Design cpu, start of the top module:
module cpu (clk, rst, imem_addr, imem_data, test, test1);
	input clk, rst;
	output [6:0]imem_addr;
	input  [31:0]imem_data;
	output  [31:0]test;
	output [31:0]test1;
wire	 [31:0] inst;
wire   [31:0]ctrl, ctrl0, ctrl1, ctrl2;
wire   [20:0]controle;
wire	 [31:0]resultado;
wire   [31:0]data_out2;
wire   [31:0]pc;
wire	 [4:0]addr1, addr2, addr_in;
wire	 [31:0]out1, out2, out3;
wire	 [31:0]in;
wire	 rw;
wire	 [15:0]offset;
wire	 [31:0]offset32;
wire   sel1;
wire	 [31:0] imm;
wire   [31:0] data_out1;
wire	 [31:0]address_0;
wire	 [31:0] data_in;
wire	 [31:0]outrg1, outrg2;
wire	 [31:0] M, B, D, D1;
	assign imem_addr = pc[6:0];
	assign data_out2 = imem_data;
	PC PC(
		.rst(rst),
		.clk(clk),
		.pc(pc)
	);
ffD FF1(
		.rst(rst),
		.clk(clk),
		.Din(data_out2),
		.Dout(inst)
);
	registerFile RegisterFile(
		.addr1(inst[25:21]),
		.addr2(inst[20:16]),
		.out1(outrg1),
		.out2(outrg2),
		.addr_in(ctrl2[4:0]), 
		.in(out2),
		.rst(rst),
		.clk(clk)
	);
	control Controlador(
		.instruction(inst),
		.ctrl(controle)
	);
	extend Extend(
		.offset(inst[15:0]),
		.offset32(offset32)
	);
	ffD FF2(
		.rst(rst),
		.clk(clk),
		.Din(offset32),
		.Dout(imm)
		);
	ffD CONTROLE_0(
		.rst(rst),
		.clk(clk),
		.Din({11'b00000000000, controle[20:0]}),
		.Dout(ctrl0)
		);
	mux1 Mux1(
		.Sel(ctrl0[18]),
		.A(outrg2),
		.B(imm),
		.Out(out1)
	);
	alu Unidade_logica(
		.ctl(ctrl0[20:19]),
		.a(outrg1),
		.b(out1), 
		.resultado(resultado)
	);
	mux1 Mux3(
		.Sel(ctrl0[16]),
		.A(D),
		.B(resultado),
		.Out(out3)
	);
	ffD FF3(
		.rst(rst),
		.clk(clk),
		.Din(resultado),
		.Dout(D)
		);
	ffD CONTROLE_1(
		.rst(rst),
		.clk(clk),
		.Din(ctrl0),
		.Dout(ctrl1)
		);
	data_memory DataMemory(
		.address_0(out3[12:0]),
		.cs_0(ctrl1[15]),
		.we_0(ctrl0[16]),
		.data_in(outrg2),
		.data_out(M),
		.clk(clk),
		.rst(rst)
	);
	ffD FF5(
		.rst(rst),
		.clk(clk),
		.Din(D),
		.Dout(D1)
		);
	ffD CONTROLE_2(
		.rst(rst),
		.clk(clk),
		.Din(ctrl1),
		.Dout(ctrl2)
		);
	mux1 Mux2(
		.Sel(ctrl2[17]),
		.A(D1),
		.B(M),
		.Out(out2)
	);
	assign test[31:0] = inst[31:0];     
	assign test1[31:0] = out2[31:0];    
endmodule
For scale: ~8400 cells after synthesis, ~1200 flip-flops, roughly 61000 µm² of cells after synthesis.
clock: 3.27 ns
lec_check: 0
abc_area: 1
cap_margin: 0
cell_pad_in_sites_global_placement: 0
core_margin: 2
core_utilization: 72
cts_cluster_diameter: 27
cts_cluster_size: 50
gpl_timing_driven: 1
place_density: 0.67
setup_slack_margin: 0.95
slew_margin: 20
run.sh (not shown) runs the stock make flow with config.mk's settings and CLKGATE_MAP_FILE=.
The baseline stopped in global routing with GRT-0232.
Change:
- ABC_AREA: 1 -> unset
- CAP_MARGIN: 0 -> 20
- CTS_CLUSTER_DIAMETER: 27 -> 332
- CTS_CLUSTER_SIZE: 50 -> unset
- PLACE_DENSITY: 0.67 -> 0.35
- SETUP_SLACK_MARGIN: 0.95 -> -0.02
Result: This time the run reached the layout checks and failed them: negative setup slack; area after synthesis goes down by roughly a tenth; die size falls by roughly a tenth; synthesized cell count fell by well over a third.
Change:
- CELL_PAD_IN_SITES_GLOBAL_PLACEMENT: 0 -> 3
- CORE_UTILIZATION: 72 -> 37
- PLACE_DENSITY: 0.35 -> 0.67
Effect: The new run finished but fails on negative setup slack; final area goes up by a few percent; routed wire length came out higher by roughly a tenth; total power rose by a little under a tenth; clock power climbs by about a fifth; via count shrinks by a little under a tenth; cell count climbs by about a fifth; worst setup slack loses 0.039 ns; register-to-register slack loses 0.04 ns; sequential power is about the same; count of clock-buffer cells in the layout increases by 49; synthesized cell count stays the same.
Change:
- CELL_PAD_IN_SITES_GLOBAL_PLACEMENT: 3 -> unset
- CORE_UTILIZATION: 37 -> 72
- CTS_CLUSTER_DIAMETER: 332 -> unset
- CTS_CLUSTER_SIZE: unset -> 14
- GPL_TIMING_DRIVEN: 1 -> unset
- PLACE_DENSITY: 0.67 -> unset
- PLACE_DENSITY_LB_ADDON: unset -> 0.25
- SETUP_SLACK_MARGIN: -0.02 -> 0.95
- clock period: 3.27 -> 3.77 ns (I/O delays scaled with it)
The new run completed and failed the layout checks on negative setup slack.
Synthesized cell count stays the same.
Cell count drops by 15%.
Setup slack improves by 0.32 ns.
Change:
- CORE_ASPECT_RATIO: unset -> 0.9
- CTS_CLUSTER_DIAMETER: unset -> 28
Outcome:
- The changed run finished but failed the layout checks on max-capacitance violations, max-slew violations, negative setup slack
- clock-buffer cell count came out higher by 66
- core utilization climbs by 5.0 points
- synthesized cell count stays the same
- sequential power stays flat
- design area increases by a few percent
- power came out higher by a quarter to a third
- first-iteration DRC count came out higher by well over a third
Change:
- CORE_ASPECT_RATIO: 0.9 -> unset
- CTS_CLUSTER_DIAMETER: 28 -> 399
- PLACE_DENSITY_LB_ADDON: 0.25 -> 0.2
- SETUP_SLACK_MARGIN: 0.95 -> -0.37
- clock period: 3.77 -> 3.75 ns (I/O delays scaled with it)
Result: Now the flow produced a layout that fails on negative setup slack. Non-clock buffer count came out higher by 28. Clock skew came out lower by 0.053 ns. Synthesized area is unchanged. Register-to-register slack is better by 0.90 ns. Total power went down by 30%. Sequential share of layout area grows by 2.9 points. Core utilization went down by 6.2 points. Routed wire length came out lower by 24%. Critical path depth shrinks by 2. Sequential power hardly moves.

---

juniper:
Starting RTL as in the previous note.
make LEC_CHECK=0 CAP_MARGIN=20 CELL_PAD_IN_SITES_DETAIL_PLACEMENT=1 CELL_PAD_IN_SITES_GLOBAL_PLACEMENT=0 CORE_ASPECT_RATIO=0.65 CORE_MARGIN=7 CORE_UTILIZATION=62 CTS_CLUSTER_DIAMETER=53 CTS_CLUSTER_SIZE=98 GPL_ROUTABILITY_DRIVEN=1 GPL_TIMING_DRIVEN=1 MAX_ROUTING_LAYER=met4 PLACE_DENSITY_LB_ADDON=0.02 SETUP_SLACK_MARGIN=-0.02 SLEW_MARGIN=30 TNS_END_PERCENT=15 finish   # period 9.14 ns
The following lists how garnet was set up differently from juniper:
- a deleted TNS_END_PERCENT that had been 15
- a change of CORE_UTILIZATION from 62 to 17
- a deleted CTS_CLUSTER_DIAMETER that had been 53
- an added MIN_ROUTING_LAYER of met1
- a change of SLEW_MARGIN from 30 to 20
- a deleted PLACE_DENSITY_LB_ADDON that had been 0.02
- a deleted GPL_ROUTABILITY_DRIVEN that had been 1
- a deleted CORE_ASPECT_RATIO that had been 0.65
- a deleted CELL_PAD_IN_SITES_GLOBAL_PLACEMENT that had been 0
- a deleted CELL_PAD_IN_SITES_DETAIL_PLACEMENT that had been 1
- an added ABC_AREA of 0
- a deleted SETUP_SLACK_MARGIN that had been -0.02
- a deleted CTS_CLUSTER_SIZE that had been 98
- a change of the clock period (ns, I/O delays scaled along) from 9.14 to 4.83
--- outcome ---
Between garnet and juniper, the portion of total power attributed to the clock network is higher for garnet. Number of cells on the worst reg-to-reg path: garnet vs juniper up 12. Global-route usage | garnet below juniper. Delta (garnet minus juniper): area figure in the yosys stat output has remained practically unchanged, worst max-slew margin expressed relative to the limit moved up, core utilization lost 47 points, filler cell count in the final layout saw an increase. The lower internal power of garnet and juniper is in juniper.
[inputs] maple vs garnet
- clearing ABC_AREA, which used to be 0
- putting CTS_CLUSTER_SIZE at 14 where nothing was set
- swapping 17 for 72 in CORE_UTILIZATION
- clearing MIN_ROUTING_LAYER, which used to be met1
- clearing GPL_TIMING_DRIVEN, which used to be 1
- putting SETUP_SLACK_MARGIN at 1.03 where nothing was set
- clearing MAX_ROUTING_LAYER, which used to be met4
- putting PLACE_DENSITY_LB_ADDON at 0.2 where nothing was set
- swapping 7 for 2 in CORE_MARGIN
- swapping 4.83 for 4.06 in the clock period (ns, I/O delays scaled along)
Nothing crashed in maple and all stages finished; the problem is that the final layout failed, the offending checks being setup timing. [compare] base=garnet new=maple: transition time at the pin with the least slew margin now larger, final antenna diode count now larger, initial DRC count now larger, pre-placement core utilization now larger. maple vs. garnet: via count climbed 5,405; final hold slack fell 0.032 ns; tightest slew margin relative to the limit decreased by 3.6 points relative to the old numbers; final weighted congestion in routability-driven placement up 0.068.
Modified inputs, xenon compared to maple
- clearing SETUP_SLACK_MARGIN, which used to be 1.03
- clearing CTS_CLUSTER_SIZE, which used to be 14
- swapping 72 for 40 in CORE_UTILIZATION
- clearing PLACE_DENSITY_LB_ADDON, which used to be 0.2
- swapping 4.06 for 5.3 in the clock period (ns, I/O delays scaled along)
[summary]
Status for xenon and maple: clean finish in xenon only
maple: complete, dirty (setup timing)
A capturing element of the worst setup path of DataMemory.WORD[0].q[20] is what maple shows, while FF3.Dout[22] belongs to xenon.
From maple to xenon the numbers moved as follows: maximum level of the CTS H-tree has increased, cell total after placement has increased, number of buffers created by CTS has increased, global-route track usage on met3 has decreased.
Looking at cell type of the slowest stage on the worst timing path, the sky130_fd_sc_hd__or4_4 result is from xenon; the sky130_fd_sc_hd__dfxtp_4 one comes from maple.
Placed wire-length estimate (xenon vs. maple) decreases slightly
Looking at sequential share of layout area across xenon and maple, the one that comes out higher is xenon.
Going from maple to xenon, first-pass GRT wire length shrank by a little under 10%.
The worst path setup slack after routing reported for xenon is greater than that of maple by 0.78 ns.
Critical path depth: xenon and maple compared, lower one is xenon
xenon ended with more non-filler instance count after layout than maple.
Edits applied to the flow inputs when going from xenon to harbor:
- putting PLACE_DENSITY_LB_ADDON at 0.09 where nothing was set
- putting CTS_CLUSTER_SIZE at 14 where nothing was set
- swapping 40 for 72 in CORE_UTILIZATION
- putting CTS_CLUSTER_DIAMETER at 398 where nothing was set
- putting SETUP_SLACK_MARGIN at 0.59 where nothing was set
- putting ABC_AREA at 1 where nothing was set
- swapping 5.3 for 3.77 in the clock period (ns, I/O delays scaled along)
The run showing the smaller share of the synthesized netlist area taken by xor and xnor gates is harbor.
Sort xenon and harbor by routability congestion estimate from global placement, descending, and harbor comes first.
harbor did not finish: a tool error stopped it during global routing.
| total die size | higher: xenon |
Post-placement setup slack in harbor vs xenon: down 0.25 ns
harbor ends up with higher post-synth net total than xenon does.
Looking at synthesized area, harbor sits 6000 µm² above xenon.
No activity file was given, so power comes from the tool's default toggle rates.
